==> inputs of job 450 <==
==> flow/design.v <==
module b8Xb8_s16( 
  input clk,
  input rst_n, 
  input [7:0] in1_0  ,
  input [7:0] in1_1  ,
  input [7:0] in1_2  ,
  input [7:0] in1_3  ,
  input [7:0] in1_4  ,
  input [7:0] in1_5  ,
  input [7:0] in1_6  ,
  input [7:0] in1_7  ,
  input [7:0] in1_8  ,
  input [7:0] in1_9  ,
  input [7:0] in1_10 ,
  input [7:0] in1_11 ,
  input [7:0] in1_12 ,
  input [7:0] in1_13 ,
  input [7:0] in1_14 ,
  input [7:0] in1_15 ,
  input [7:0] in2_0  ,
  input [7:0] in2_1  ,
  input [7:0] in2_2  ,
  input [7:0] in2_3  ,
  input [7:0] in2_4  ,
  input [7:0] in2_5  ,
  input [7:0] in2_6  ,
  input [7:0] in2_7  ,
  input [7:0] in2_8  ,
  input [7:0] in2_9  ,
  input [7:0] in2_10 ,
  input [7:0] in2_11 ,
  input [7:0] in2_12 ,
  input [7:0] in2_13 ,
  input [7:0] in2_14 ,
  input [7:0] in2_15 ,
  output [11:0] out
  );
  reg [19:0] psum;
  reg [15:0] prod_0  ;
  reg [15:0] prod_1  ;
  reg [15:0] prod_2  ;
  reg [15:0] prod_3  ;
  reg [15:0] prod_4  ;
  reg [15:0] prod_5  ;
  reg [15:0] prod_6  ;
  reg [15:0] prod_7  ;
  reg [15:0] prod_8  ;
  reg [15:0] prod_9  ;
  reg [15:0] prod_10 ;
  reg [15:0] prod_11 ;
  reg [15:0] prod_12 ;
  reg [15:0] prod_13 ;
  reg [15:0] prod_14 ;
  reg [15:0] prod_15 ;
  always @(negedge rst_n or posedge clk) begin
    if (rst_n == 1'b0) begin
      prod_0  <= 16'b0;
      prod_1  <= 16'b0;
      prod_2  <= 16'b0;
      prod_3  <= 16'b0;
      prod_4  <= 16'b0;
      prod_5  <= 16'b0;
      prod_6  <= 16'b0;
      prod_7  <= 16'b0;
      prod_8  <= 16'b0;
      prod_9  <= 16'b0;
      prod_10 <= 16'b0;
      prod_11 <= 16'b0;
      prod_12 <= 16'b0;
      prod_13 <= 16'b0;
      prod_14 <= 16'b0;
      prod_15 <= 16'b0;
      psum <= 20'b0;
    end else begin
      prod_0  <= in1_0  * in2_0  ;
      prod_1  <= in1_1  * in2_1  ;
      prod_2  <= in1_2  * in2_2  ;
      prod_3  <= in1_3  * in2_3  ;
      prod_4  <= in1_4  * in2_4  ;
      prod_5  <= in1_5  * in2_5  ;
      prod_6  <= in1_6  * in2_6  ;
      prod_7  <= in1_7  * in2_7  ;
      prod_8  <= in1_8  * in2_8  ;
      prod_9  <= in1_9  * in2_9  ;
      prod_10 <= in1_10 * in2_10 ;
      prod_11 <= in1_11 * in2_11 ;
      prod_12 <= in1_12 * in2_12 ;
      prod_13 <= in1_13 * in2_13 ;
      prod_14 <= in1_14 * in2_14 ;
      prod_15 <= in1_15 * in2_15 ;
      psum <= prod_0  + prod_1  + prod_2  + prod_3
           + prod_4  + prod_5  + prod_6  + prod_7
           + prod_8  + prod_9  + prod_10 + prod_11
           + prod_12 + prod_13 + prod_14 + prod_15;
    end
  end
  assign out = psum[19:9];
endmodule
==> flow/run.sh <==
#!/bin/bash
# the make line also repeats each setting of config.mk as NAME=value (left out here)
make -C /OpenROAD-flow-scripts/flow DESIGN_CONFIG=/design/flow/config.mk WORK_HOME=/design/flow/orfs CLKGATE_MAP_FILE= finish
==> flow/config.mk <==
export PLATFORM = sky130hd
export DESIGN_NAME = b8Xb8_s16
export DESIGN_NICKNAME = b8Xb8_s16
export VERILOG_FILES = /design/flow/design.v
export SDC_FILE = /design/flow/constraint.sdc
export NUM_CORES = 4
export LEC_CHECK = 0
export CAP_MARGIN = 20
export CORE_MARGIN = 2
export CORE_UTILIZATION = 58
export SETUP_SLACK_MARGIN = 1.43
export SLEW_MARGIN = 20
==> flow/constraint.sdc <==
create_clock -name core_clock -period 5.22 [get_ports {clk}]
set_input_delay 1.0440 -clock core_clock [delete_from_list [all_inputs] [get_ports {clk}]]
set_output_delay 1.0440 -clock core_clock [all_outputs]
set_load 0.01 [all_outputs]
==> inputs of job 8928, as changes to job 450 <==
CORE_UTILIZATION = 72   (was 58)
PLACE_DENSITY = 0.66   (was not set)
SETUP_SLACK_MARGIN = 0.67   (was 1.43)
==> flow/constraint.sdc (replaced) <==
create_clock -name core_clock -period 5.28 [get_ports {clk}]
set_input_delay 1.0560 -clock core_clock [delete_from_list [all_inputs] [get_ports {clk}]]
set_output_delay 1.0560 -clock core_clock [all_outputs]
set_load 0.01 [all_outputs]
==> inputs of job 6474, as changes to job 450 <==
ABC_AREA = 1   (was not set)
CAP_MARGIN = 40   (was 20)
CELL_PAD_IN_SITES_GLOBAL_PLACEMENT = 2   (was not set)
CORE_UTILIZATION = 40   (was 58)
CTS_CLUSTER_SIZE = 68   (was not set)
GPL_TIMING_DRIVEN = 0   (was not set)
HOLD_SLACK_MARGIN = 0.02   (was not set)
SETUP_SLACK_MARGIN = not set   (was 1.43)
SLEW_MARGIN = 25   (was 20)
==> flow/constraint.sdc (replaced) <==
create_clock -name core_clock -period 7.5 [get_ports {clk}]
set_input_delay 1.5000 -clock core_clock [delete_from_list [all_inputs] [get_ports {clk}]]
set_output_delay 1.5000 -clock core_clock [all_outputs]
set_load 0.01 [all_outputs]
==> inputs of job 8742, as changes to job 450 <==
CAP_MARGIN = 40   (was 20)
CORE_UTILIZATION = 72   (was 58)
MAX_ROUTING_LAYER = met4   (was not set)
PLACE_DENSITY = 0.72   (was not set)
SETUP_SLACK_MARGIN = -0.31   (was 1.43)
TNS_END_PERCENT = 45   (was not set)
==> flow/constraint.sdc (replaced) <==
create_clock -name core_clock -period 4.84 [get_ports {clk}]
set_input_delay 0.9680 -clock core_clock [delete_from_list [all_inputs] [get_ports {clk}]]
set_output_delay 0.9680 -clock core_clock [all_outputs]
set_load 0.01 [all_outputs]
==> flow_summary_export.csv <==
group,metric,value,unit
sta,fin_ws,-0.8201,ns
sta,setup_viol,20,
finish,instances_no_fill,6520,
run_status,violations,"setup timing",
yosys,aoi_share,5.436,%
run_status,outcome,"failed layout checks",
placed_design,post-place-ws,-0.7095,ns
sta,rsz0062_at_grt,"yes",
global_routing,use_met3,5.981,%
clocking,clk_latency,0.59,ns
sta,maxSlewHeadroom,36.61,%
That was job 8742.
==> flow_summary_export.csv <==
group,metric,value,unit
run_status,violations,"setup timing",
finish,instances_no_fill,6639,
clocking,clk_latency,0.58,ns
placed_design,post-place-ws,-0.2120,ns
finish,nFillCells,5766,
global_routing,use_met3,2.617,%
sta,fin_ws,-0.1475,ns
sta,setup_viol,8,
finish,finalInstanceArea,0.05790,sq mm
run_status,outcome,"failed layout checks",
yosys,aoi_share,5.436,%
sta,maxSlewHeadroom,35.61,%
sta,rsz0062_at_grt,"yes",
That was job 450.
==> flow_summary_export.csv <==
group,metric,value,unit
sta,maxSlewHeadroom,57.82,%
finish,instances_no_fill,7355,
placed_design,dpl.hpwl,109400,microns
clocking,path_clk_slew,0.05,ns
sta,rsz0062_at_grt,"no",
drt,dr_wl_met2,59390,microns
yosys,syn_inst,5739,
run_status,outcome,"finished clean",
clocking,clk_latency,0.55,ns
global_routing,use_met3,1.999,%
yosys,synthTopCellsByCount,"1710 x inv_1, 1333 x nand2_1, 795 x fa_1, 602 x ha_1, 267 x dfrtp_1",
sta,hold_violations,0,
yosys,aoi_share,4.309,%
placed_design,post-place-ws,1.707,ns
sta,setup_viol,0,
finish,final_nets,7445,
That was job 6474.
==> flow_summary_export.csv <==
group,metric,value,unit
placed_design,post-place-ws,-0.1905,ns
yosys,aoi_share,5.436,%
sta,fin_ws,-0.1210,ns
drt,num_antenna_cells,6,
finish,ff_latch_area,0.006681,sq mm
setup_path,r2r_end,"psum[19]",
finish,instances_no_fill,6278,
global_routing,use_met3,4.797,%
yosys,logic_family,"adder cells",
run_status,violations,"setup timing",
clocking,clk_latency,0.57,ns
run_status,outcome,"failed layout checks",
sta,rsz0062_at_grt,"yes",
sta,maxSlewHeadroom,49.96,%
sta,setup_viol,7,
That was job 8928.

==> job 4646: inputs <==
Starts from the design.v that is shown in full above.
clock: 4.76 ns
lec_check: 0
cap_margin: 0
core_margin: 2
core_utilization: 72
slew_margin: 20
run.sh (not shown) runs the stock make flow with config.mk's settings and CLKGATE_MAP_FILE=.
==> job 6546: changes against job 4646 <==
- CAP_MARGIN: 0 -> 20
- PLACE_DENSITY_LB_ADDON: not set -> 0.26
==> flow/constraint.sdc (replaced) <==
create_clock -name core_clock -period 5.47 [get_ports {clk}]
set_input_delay 1.0940 -clock core_clock [delete_from_list [all_inputs] [get_ports {clk}]]
set_output_delay 1.0940 -clock core_clock [all_outputs]
set_load 0.01 [all_outputs]
==> job 3381: changes against job 4646 <==
- CAP_MARGIN: 0 -> 35
- CORE_UTILIZATION: 72 -> 70
- MAX_ROUTING_LAYER: not set -> met4
- PLACE_DENSITY: not set -> 0.67
==> flow/constraint.sdc (replaced) <==
create_clock -name core_clock -period 4.84 [get_ports {clk}]
set_input_delay 0.9680 -clock core_clock [delete_from_list [all_inputs] [get_ports {clk}]]
set_output_delay 0.9680 -clock core_clock [all_outputs]
set_load 0.01 [all_outputs]
==> summary of the runs <==
The lowest first-iteration DRC count belongs to job 3381, the highest to job 4646. In synthesized area, job 4646 and job 3381 do not differ. Die size: job 6546 is smaller than job 3381 (about 2.7%). Of job 6546 and job 4646, job 4646 has the higher wire length (gap 13%, measured against job 4646). Job 6546 reached the layout checks and failed them: negative setup slack. Job 3381 finished but fails on negative setup slack. Job 4646 reached the layout checks and failed them: negative setup slack. Of job 3381 and job 4646, job 4646 has the higher utilization (gap 4.5 points). Global-route usage: job 4646 > job 6546 > job 3381.

==> v1: inputs <==
// b8Xb8_s16: RTL as listed in full above, without the edits since
clock: 4.38 ns
lec_check: 0
cap_margin: 15
core_margin: 2
core_utilization: 70
cts_cluster_size: 40
setup_slack_margin: 1.25
slew_margin: 20
==> v5 (differences from v1) <==
- CAP_MARGIN: 15 -> 20
- CORE_UTILIZATION: 70 -> 66
- CTS_CLUSTER_SIZE: 40 -> not set
- MAX_ROUTING_LAYER: not set -> met4
- SETUP_SLACK_MARGIN: 1.25 -> not set
==> flow/constraint.sdc (replaced) <==
create_clock -name core_clock -period 4.84 [get_ports {clk}]
set_input_delay 0.9680 -clock core_clock [delete_from_list [all_inputs] [get_ports {clk}]]
set_output_delay 0.9680 -clock core_clock [all_outputs]
set_load 0.01 [all_outputs]
==> v2 (differences from v1) <==
- CAP_MARGIN: 15 -> 35
- CELL_PAD_IN_SITES_GLOBAL_PLACEMENT: not set -> 3
- CORE_ASPECT_RATIO: not set -> 1.42
- CORE_MARGIN: 2 -> 8
- CORE_UTILIZATION: 70 -> 34
- CTS_CLUSTER_SIZE: 40 -> not set
- GPL_TIMING_DRIVEN: not set -> 1
- HOLD_SLACK_MARGIN: not set -> 0.28
- SETUP_SLACK_MARGIN: 1.25 -> 0.55
==> flow/constraint.sdc (replaced) <==
create_clock -name core_clock -period 6.53 [get_ports {clk}]
set_input_delay 1.3060 -clock core_clock [delete_from_list [all_inputs] [get_ports {clk}]]
set_output_delay 1.3060 -clock core_clock [all_outputs]
set_load 0.01 [all_outputs]
==> flow_metrics.rpt <==
==== FLOW RESULTS ====
----------------------------------------------------
[Status]
  Outcome ........................ aborted with a tool error
  Halt Stage ........................ 5_1_grt
  Tool error ........................ [ERROR GRT-0228] Horizontal edge usage exceeds the maximum allowed. (14, 21) usage=65535 limit=3200

[Clocking]
  Post-cts resize count ........................ 1469
  TritonCTS buffer count ........................ 28

[Placement]
  HPWL after detailed placement ........................ 105000 µm

[Die]
  Fraction of the core area occupied by cells at floorplan ........................ 0.704

----------------------------------------------------
Source of the figures above: v1

==> flow_metrics.rpt <==
FLOW METRICS REPORT
----------------------------------------------------
[Clocking]
  TritonCTS buffer count ........................ 30
  Post-cts resize count ........................ 25

[Final timing]
  Least setup slack across all paths after layout ........................ -0.449 ns
  Final setup viols ........................ 11

[Placement]
  HPWL after detailed placement ........................ 97300 µm

[Status]
  Violated checks ........................ setup timing
  Outcome ........................ finished with violations

[Die]
  Fraction of the core area occupied by cells at floorplan ........................ 0.670

----------------------------------------------------
Source of the figures above: v5

==> flow_metrics.rpt <==
FLOW METRICS REPORT
----------------------------------------------------
[Layout]
  CLK BUF ........................ 37
  Logic Gate Count ........................ 3301

[Die]
  Tap Cells ........................ 1771
  Fraction of the core area occupied by cells at floorplan ........................ 0.342

[Placement]
  HPWL after detailed placement ........................ 117000 µm

[Clocking]
  Post-cts resize count ........................ 0
  TritonCTS buffer count ........................ 31

[Status]
  Outcome ........................ finished clean

[Setup path]
  Setup crit start kind ........................ flip-flop

----------------------------------------------------
Source of the figures above: v2


==> inputs of branch sierra <==
// b8Xb8_s16: RTL as listed in full above, without the edits since
clock: 3.69 ns
lec_check: 0
cap_margin: 20
core_margin: 2
core_utilization: 72
cts_cluster_size: 35
place_density_lb_addon: 0.26
slew_margin: 20
==> branch raven: changes against branch sierra <==
CAP_MARGIN = 5   (was 20)
CORE_UTILIZATION = 67   (was 72)
CTS_CLUSTER_SIZE = default   (was 35)
PLACE_DENSITY_LB_ADDON = default   (was 0.26)
SETUP_SLACK_MARGIN = -0.03   (was default)
==> flow/constraint.sdc (replaced) <==
create_clock -name core_clock -period 5.22 [get_ports {clk}]
set_input_delay 1.0440 -clock core_clock [delete_from_list [all_inputs] [get_ports {clk}]]
set_output_delay 1.0440 -clock core_clock [all_outputs]
set_load 0.01 [all_outputs]
==> notes.md <==
From the run reports.

- After detailed placement, the total cell area comes to between 50000 and 60000 um^2.
- The core area is roughly 60000 um^2.
- The row count is 91.
- The height of the die reads ~250 um.
- The congestion estimate from routability-driven global placement came to about 0.96.
- The run stopped with a tool error.
- The chip occupies 64740 um^2.
- According to the dpl log, the detail-placed design has an HPWL of around 130000 um.
- The horizontal die dimension reads 254.4 um.
- The post-place setup slack is -1.780 ns.
- After detailed placement, the design holds a cell count of approximately 6600.
- The first error in the log reads "[ERROR DPL-0033] detailed placement checks failed during check placement".
- The failing step is clock tree synthesis (4_1_cts).
The numbers above come from branch sierra.

==> notes.md <==
Synthesis and PnR results.

- The height of the die is around 260 um.
- In this run the layout check failures are negative setup slack.
- The number of failing setup endpoints in the final timing report is 6.
- The routability congestion estimate is around 0.9.
- The core area reads 66920 um^2.
- The horizontal die dimension reported for this design is roughly 260 um.
- The flow ran to the end, but the layout failed its checks.
- The final timing report gives a worst setup slack of -0.06595 ns.
- The die footprint is 69490 um^2.
- The number of placed cells counting well taps reads 6322.
The numbers above come from branch raven.


==> inputs of run R <==
// b8Xb8_s16: RTL as listed in full above, without the edits since
==> flow/config.mk <==
export PLATFORM = sky130hd
export DESIGN_NAME = b8Xb8_s16
export DESIGN_NICKNAME = b8Xb8_s16
export VERILOG_FILES = /design/flow/design.v
export SDC_FILE = /design/flow/constraint.sdc
export NUM_CORES = 4
export LEC_CHECK = 0
export CAP_MARGIN = 20
export CORE_MARGIN = 2
export CORE_UTILIZATION = 65
export MAX_ROUTING_LAYER = met4
export SLEW_MARGIN = 20
==> flow/constraint.sdc <==
create_clock -name core_clock -period 4.84 [get_ports {clk}]
set_input_delay 0.9680 -clock core_clock [delete_from_list [all_inputs] [get_ports {clk}]]
set_output_delay 0.9680 -clock core_clock [all_outputs]
set_load 0.01 [all_outputs]
==> run X: changes against run R <==
--- a/flow/config.mk
+++ b/flow/config.mk
@@ -8,5 +8,5 @@
 export CAP_MARGIN = 20
 export CORE_MARGIN = 2
-export CORE_UTILIZATION = 65
-export MAX_ROUTING_LAYER = met4
+export CORE_UTILIZATION = 70
+export CTS_CLUSTER_SIZE = 40
 export SLEW_MARGIN = 20
==> flow/constraint.sdc (replaced) <==
create_clock -name core_clock -period 5.2 [get_ports {clk}]
set_input_delay 1.0400 -clock core_clock [delete_from_list [all_inputs] [get_ports {clk}]]
set_output_delay 1.0400 -clock core_clock [all_outputs]
set_load 0.01 [all_outputs]
==> run Y: changes against run R <==
--- a/flow/config.mk
+++ b/flow/config.mk
@@ -8,5 +8,7 @@
 export CAP_MARGIN = 20
 export CORE_MARGIN = 2
-export CORE_UTILIZATION = 65
-export MAX_ROUTING_LAYER = met4
+export CORE_UTILIZATION = 72
+export CTS_CLUSTER_SIZE = 54
+export PLACE_DENSITY = 0.65
+export SETUP_SLACK_MARGIN = 1.34
 export SLEW_MARGIN = 20
==> flow/constraint.sdc (replaced) <==
create_clock -name core_clock -period 5.28 [get_ports {clk}]
set_input_delay 1.0560 -clock core_clock [delete_from_list [all_inputs] [get_ports {clk}]]
set_output_delay 1.0560 -clock core_clock [all_outputs]
set_load 0.01 [all_outputs]
==> Slide: Implementation Results <==
Synthesis and Place & Route Summary

Floorplanning
  • Die Height: between 200 and 300 µm

Timing
  • Final setup violation count: 11
  • Peak Freq: roughly 160 MHz
  • Final critical-path setup slack: -1.161 ns

Routing
  • First-iteration detailed-routing DRC count: 4,980

Place
  • Setup slack after placement: -0.2310 ns

Run status
  • Result of the run: finished with violations
  • Fail Reasons: negative setup slack
[end of results for run Y]
==> Slide: Implementation Results <==
Synthesis and Place & Route Summary

Run status
  • Result of the run: finished with violations
  • Fail Reasons: negative setup slack

Timing
  • Final setup violation count: 11
  • Final critical-path setup slack: -0.5613 ns
  • Setup repair after global routing missed its margin: yes
  • Peak Freq: 185.1 MHz

Worst setup path
  • Maximum cell stage delay along the critical path: 0.56 ns
  • Count of buffering cells on the critical path with inverters included: 3

Floorplanning
  • Die Height: 267.6 µm

Routing
  • First-iteration detailed-routing DRC count: 1,775
[end of results for run R]
==> Slide: Implementation Results <==
Synthesis and Place & Route Summary

Timing
  • Final setup violation count: 6
  • Final critical-path setup slack: -0.1950 ns
  • Peak Freq: 185.4 MHz
  • Post-Route Skew: 0.01895 ns

Routing
  • First-iteration detailed-routing DRC count: 1,961

Run status
  • Fail Reasons: negative setup slack
  • Result of the run: finished with violations

Layout
  • Area share of buffers outside the clock network: 0.1202
  • Nets: 7,135

Logic synthesis
  • Synth Instances: 4,684

Place
  • Setup slack after placement: -0.2968 ns
[end of results for run X]
